## try-yarrow
Design agc_ref_correction, start of the top module:
module agc_ref_correction(
	input signed [11:0] ip_data, 
	input ip_clock,
	input ip_reset, 
	output [11:0] op_data
);
Settings: LEC_CHECK=0, ABC_AREA=0, CAP_MARGIN=20, CELL_PAD_IN_SITES_DETAIL_PLACEMENT=0, CORE_ASPECT_RATIO=0.57, CORE_MARGIN=2, CORE_UTILIZATION=71, PLACE_DENSITY=0.65, SETUP_SLACK_MARGIN=1.42, SLEW_MARGIN=20, TNS_END_PERCENT=10; clock period 6.01 ns.
run.sh (not shown) runs the stock make flow with config.mk's settings and CLKGATE_MAP_FILE=.
STATUS run=try-yarrow STAGES=ALL_DONE FINAL_CHECKS=FAILED CAUSE=negative setup slack
The inputs of try-onyx differ from those of try-yarrow as listed below.
- SETUP_SLACK_MARGIN removed (was 1.42)
- ABC_AREA changed from 0 to 1
- PLACE_DENSITY changed from 0.65 to 0.41
- TNS_END_PERCENT changed from 10 to 100
- the clock period (ns, I/O delays scaled along) changed from 6.01 to 4.47
Final checks on try-onyx, whose flow otherwise completed, came back failing, citing negative setup slack.
Nothing crashed in try-yarrow and all stages finished; the problem is that the final layout failed, the offending checks being negative setup slack.
try-yarrow has a lower total area of multi-input combinational cells than try-onyx.
Relative to try-yarrow, summed negative setup slack over all endpoints has gone down in try-onyx.
Final area (try-yarrow / try-onyx): 0.904
Maximum clock rate, try-onyx vs try-yarrow: up by a little under 10%
Per the comparison of try-onyx with try-yarrow, worst path arrival time shrank by 540 ps; area of the mapped netlist grew by about 3.6%.
For try-onyx, the startpoint of the most critical setup path was abs_block_inst.reg_op_abs[5], unlike try-yarrow, where it was abs_block_inst.reg_op_abs[0].
In the tables for try-yarrow and try-onyx, met1 track utilization from global routing reads higher with try-onyx.
Inputs modified between try-onyx and try-raven:
- swapping 0.41 for 0.6 in PLACE_DENSITY
- clearing CELL_PAD_IN_SITES_DETAIL_PLACEMENT, which used to be 0
- clearing CORE_ASPECT_RATIO, which used to be 0.57
- clearing TNS_END_PERCENT, which used to be 100
- clearing ABC_AREA, which used to be 1
- swapping 71 for 40 in CORE_UTILIZATION
- swapping 4.47 for 10.0 in the clock period (ns, I/O delays scaled along)
==> comparison <==
- Every stage of the flow completed for try-raven, and the final layout passed the timing, DRC and antenna checks.
- Across both runs, setup slack was higher for try-raven than for try-onyx.
- Distinct cell type count of the synthesized netlist: try-raven > try-onyx
- The synthesized cell count in try-onyx is 1.17 times that in try-raven.
- Largest net degree at the start of global routing: try-raven > try-onyx
- Comparing placed cell count for try-onyx and try-raven, the bigger number came from try-onyx.
- Looking at class of the worst hold path, the reg -> reg result is from try-raven; the in -> async one comes from try-onyx.
- Going from try-onyx to try-raven, post-route non-filler standard cell count shrank by a few percent.
- Flop share of the area: try-raven vs try-onyx up 4.0 points
diff inputs: try-raven => try-umber
- CELL_PAD_IN_SITES_DETAIL_PLACEMENT newly set to 2
- PLACE_DENSITY_LB_ADDON newly set to 0.29
- CELL_PAD_IN_SITES_GLOBAL_PLACEMENT newly set to 2
- CORE_MARGIN changed from 2 to 4
- SLEW_MARGIN changed from 20 to 10
- MAX_ROUTING_LAYER newly set to met5
- CTS_CLUSTER_SIZE newly set to 37
- CAP_MARGIN changed from 20 to 15
- PLACE_DENSITY removed (was 0.6)
- GPL_TIMING_DRIVEN newly set to 0
==> results <==
The run with more routed wire is try-umber, not try-raven. Worst hold margin: try-umber worse than try-raven. try-raven → try-umber: worst setup slack shrank by 390 ps, overall fraction of global-route tracks in use grew by 2.9 points, multi-input logic area held steady. try-umber against try-raven: layout buffering overhead excluding clock cells went up, via count of the first global-routing pass went up, routed length on met3 went down. Non-clock buffer count, try-umber and try-raven, lower one = try-raven. When try-umber is set beside try-raven, its chip width turns out to be about 1.5% larger.
For try-indigo, these inputs were changed with respect to try-umber:
- an added PLACE_DENSITY of 0.6
- a change of CORE_UTILIZATION from 40 to 70
- a deleted CTS_CLUSTER_SIZE that had been 37
- a change of CORE_MARGIN from 4 to 2
- a deleted CELL_PAD_IN_SITES_DETAIL_PLACEMENT that had been 2
- a deleted CELL_PAD_IN_SITES_GLOBAL_PLACEMENT that had been 2
- a change of SLEW_MARGIN from 10 to 20
- a change of CAP_MARGIN from 15 to 20
- a deleted GPL_TIMING_DRIVEN that had been 0
- a deleted MAX_ROUTING_LAYER that had been met5
- a deleted PLACE_DENSITY_LB_ADDON that had been 0.29
- a change of the clock period (ns, I/O delays scaled along) from 10.0 to 6.04
==> results <==
- try-indigo: met2 wirelength from detailed routing 18% below try-umber
- Finished, but not clean: try-indigo, with negative setup slack.
- Compared to try-umber, try-indigo has cell count after placement 312 lower.
- When try-indigo is measured against try-umber, its sequential share of layout area turns out 0.64 points lower.
- Placed cell area for try-indigo: 1.2% up relative to try-umber
## Diff of input files: try-violet against try-indigo
- an added CTS_CLUSTER_SIZE of 43
- a change of CORE_UTILIZATION from 70 to 50
- a deleted PLACE_DENSITY that had been 0.6
- an added SETUP_SLACK_MARGIN of 0.07
- a change of the clock period (ns, I/O delays scaled along) from 6.04 to 5.28
## What came out
To summarise try-violet: no stage aborted, but the layout did not pass its checks, failing on negative setup slack. Compared with try-indigo, try-violet shows post-detailed-route via-to-cell ratio that has gone down by more than 10%. try-violet vs try-indigo, area of the core went up by about 40%. On try-violet: routed length on met2 is about 9% lower than what try-indigo gave. try-violet vs. try-indigo: chip area in the Yosys report stayed essentially flat; global-route usage over all layers fell by 9.3 points; tap cell instance count rose by 231. Synthesis-to-finish area growth (higher): try-violet.

* * *

Starting RTL as in the previous note.
Settings: LEC_CHECK=0, ABC_AREA=0, CAP_MARGIN=20, CELL_PAD_IN_SITES_DETAIL_PLACEMENT=0, CORE_ASPECT_RATIO=0.94, CORE_MARGIN=2, CORE_UTILIZATION=71, PLACE_DENSITY_LB_ADDON=0.27, SETUP_SLACK_MARGIN=-0.49, SLEW_MARGIN=20, TNS_END_PERCENT=10; clock period 6.01 ns.
The baseline completed, yet does not pass: negative setup slack.
Then changed:
ABC_AREA = default   (was 0)
CELL_PAD_IN_SITES_DETAIL_PLACEMENT = default   (was 0)
CORE_ASPECT_RATIO = default   (was 0.94)
CORE_UTILIZATION = 40   (was 71)
PLACE_DENSITY = 0.6   (was default)
PLACE_DENSITY_LB_ADDON = default   (was 0.27)
SETUP_SLACK_MARGIN = default   (was -0.49)
TNS_END_PERCENT = default   (was 10)
clock period = 9.98 ns   (was 6.01 ns; I/O delays follow)
Outcome: Now the flow ran to the end with no violations; setup slack gains 3.7 ns; final area goes down by about 1.2%; via count falls by about 8%; synthesized area does not change; first-iteration DRC count fell by about 38%.
Then changed:
ABC_AREA = 1   (was default)
CORE_UTILIZATION = 72   (was 40)
PLACE_DENSITY = default   (was 0.6)
PLACE_DENSITY_LB_ADDON = 0.01   (was default)
clock period = 6.24 ns   (was 9.98 ns; I/O delays follow)
With this change the flow finished but fails on negative setup slack.
First-iteration DRC count went up by well over a third.
Fmax went up by about a fifth.
Routed wire length went up by a quarter to a third.
Then changed:
ABC_AREA = default   (was 1)
CORE_UTILIZATION = 44   (was 72)
PLACE_DENSITY = 0.6   (was default)
PLACE_DENSITY_LB_ADDON = default   (was 0.01)
clock period = 5.67 ns   (was 6.24 ns; I/O delays follow)
Effect: The changed run finished but failed the layout checks on negative setup slack. Clock skew goes up by 0.0096 ns. Cell area fell by 0.59%. Via count went down by about 13%. First-iteration DRC count fell by 38%.
Then changed:
CORE_UTILIZATION = 72   (was 44)
CTS_CLUSTER_SIZE = 43   (was default)
PLACE_DENSITY = 0.79   (was 0.6)
SETUP_SLACK_MARGIN = 0.22   (was default)
clock period = 7.83 ns   (was 5.67 ns; I/O delays follow)
- With this change the flow finished with timing, DRC and antenna clean
- routed wire length shrinks by 3.1%
- setup slack improved by 1.9 ns
- synthesized cell count stays the same
- global-route usage came out higher by 11 points
- maximum frequency goes down by 3.9%
- final area went down by 6.7%
- sequential share of layout area rises by 2.5 points
- via count decreases by 2.0%

* * *

Starting RTL as in the previous note.
==> flow/config.mk <==
export PLATFORM = sky130hd
export DESIGN_NAME = agc_ref_correction
export DESIGN_NICKNAME = agc_ref_correction
export VERILOG_FILES = /design/flow/design.v
export SDC_FILE = /design/flow/constraint.sdc
export NUM_CORES = 4
export LEC_CHECK = 0
export ABC_AREA = 1
export CAP_MARGIN = 20
export CELL_PAD_IN_SITES_DETAIL_PLACEMENT = 1
export CORE_ASPECT_RATIO = 0.57
export CORE_MARGIN = 2
export CORE_UTILIZATION = 32
export CTS_CLUSTER_SIZE = 62
export MIN_ROUTING_LAYER = met2
export PLACE_DENSITY_LB_ADDON = 0.27
export SETUP_SLACK_MARGIN = 2.04
export SLEW_MARGIN = 20
export TNS_END_PERCENT = 10
==> flow/constraint.sdc <==
create_clock -name core_clock -period 9.01 [get_ports {ip_clock}]
set_input_delay 1.8020 -clock core_clock [delete_from_list [all_inputs] [get_ports {ip_clock}]]
set_output_delay 1.8020 -clock core_clock [all_outputs]
set_load 0.01 [all_outputs]
The starting point went through all stages and came out clean.
Then changed:
Settings changed: CELL_PAD_IN_SITES_DETAIL_PLACEMENT 1 to not set, CORE_ASPECT_RATIO 0.57 to not set, CORE_UTILIZATION 32 to 72, CTS_CLUSTER_SIZE 62 to not set, MIN_ROUTING_LAYER met2 to not set, PLACE_DENSITY_LB_ADDON 0.27 to 0.01, SETUP_SLACK_MARGIN 2.04 to 1.17, TNS_END_PERCENT 10 to not set.
Clock period 9.01 ns to 4.44 ns, I/O delays scaled along.
What happened: The changed run finished with negative setup slack left; core utilization goes up by 52 points; non-clock buffer count is higher by 244; final area climbs by 7.5%; die area goes down by 55%.
Then changed:
Settings changed: SETUP_SLACK_MARGIN 1.17 to 1.88.
Clock period 4.44 ns to 7.19 ns, I/O delays scaled along.
The changed run completed without violations.
Sequential share of layout area increases by 2.4 points.
Via count fell by about 12%.
Critical path depth came out lower by 2.
Register-to-register slack gets better by 3.1 ns.
Then changed:
Settings changed: CTS_CLUSTER_SIZE set to 72, SETUP_SLACK_MARGIN 1.88 to 1.8.
Clock period 7.19 ns to 6.24 ns, I/O delays scaled along.
=> The changed run reached the layout checks and failed them: negative setup slack. Critical path depth came out higher by 2. Utilization came out higher by 3.6 points. Final area came out higher by a few percent. Flip-flop count stays the same. Synthesized cell count stays the same.
Then changed:
Settings changed: ABC_AREA 1 to not set, CORE_UTILIZATION 72 to 67, CTS_CLUSTER_SIZE 72 to not set, PLACE_DENSITY set to 0.6, PLACE_DENSITY_LB_ADDON 0.01 to not set, SETUP_SLACK_MARGIN 1.8 to not set.
Clock period 6.24 ns to 7.19 ns, I/O delays scaled along.
The new run finished but fails on negative setup slack. Design area shrinks by 8.2%. Routed wire length went down by 24%. Worst hold slack barely changes.
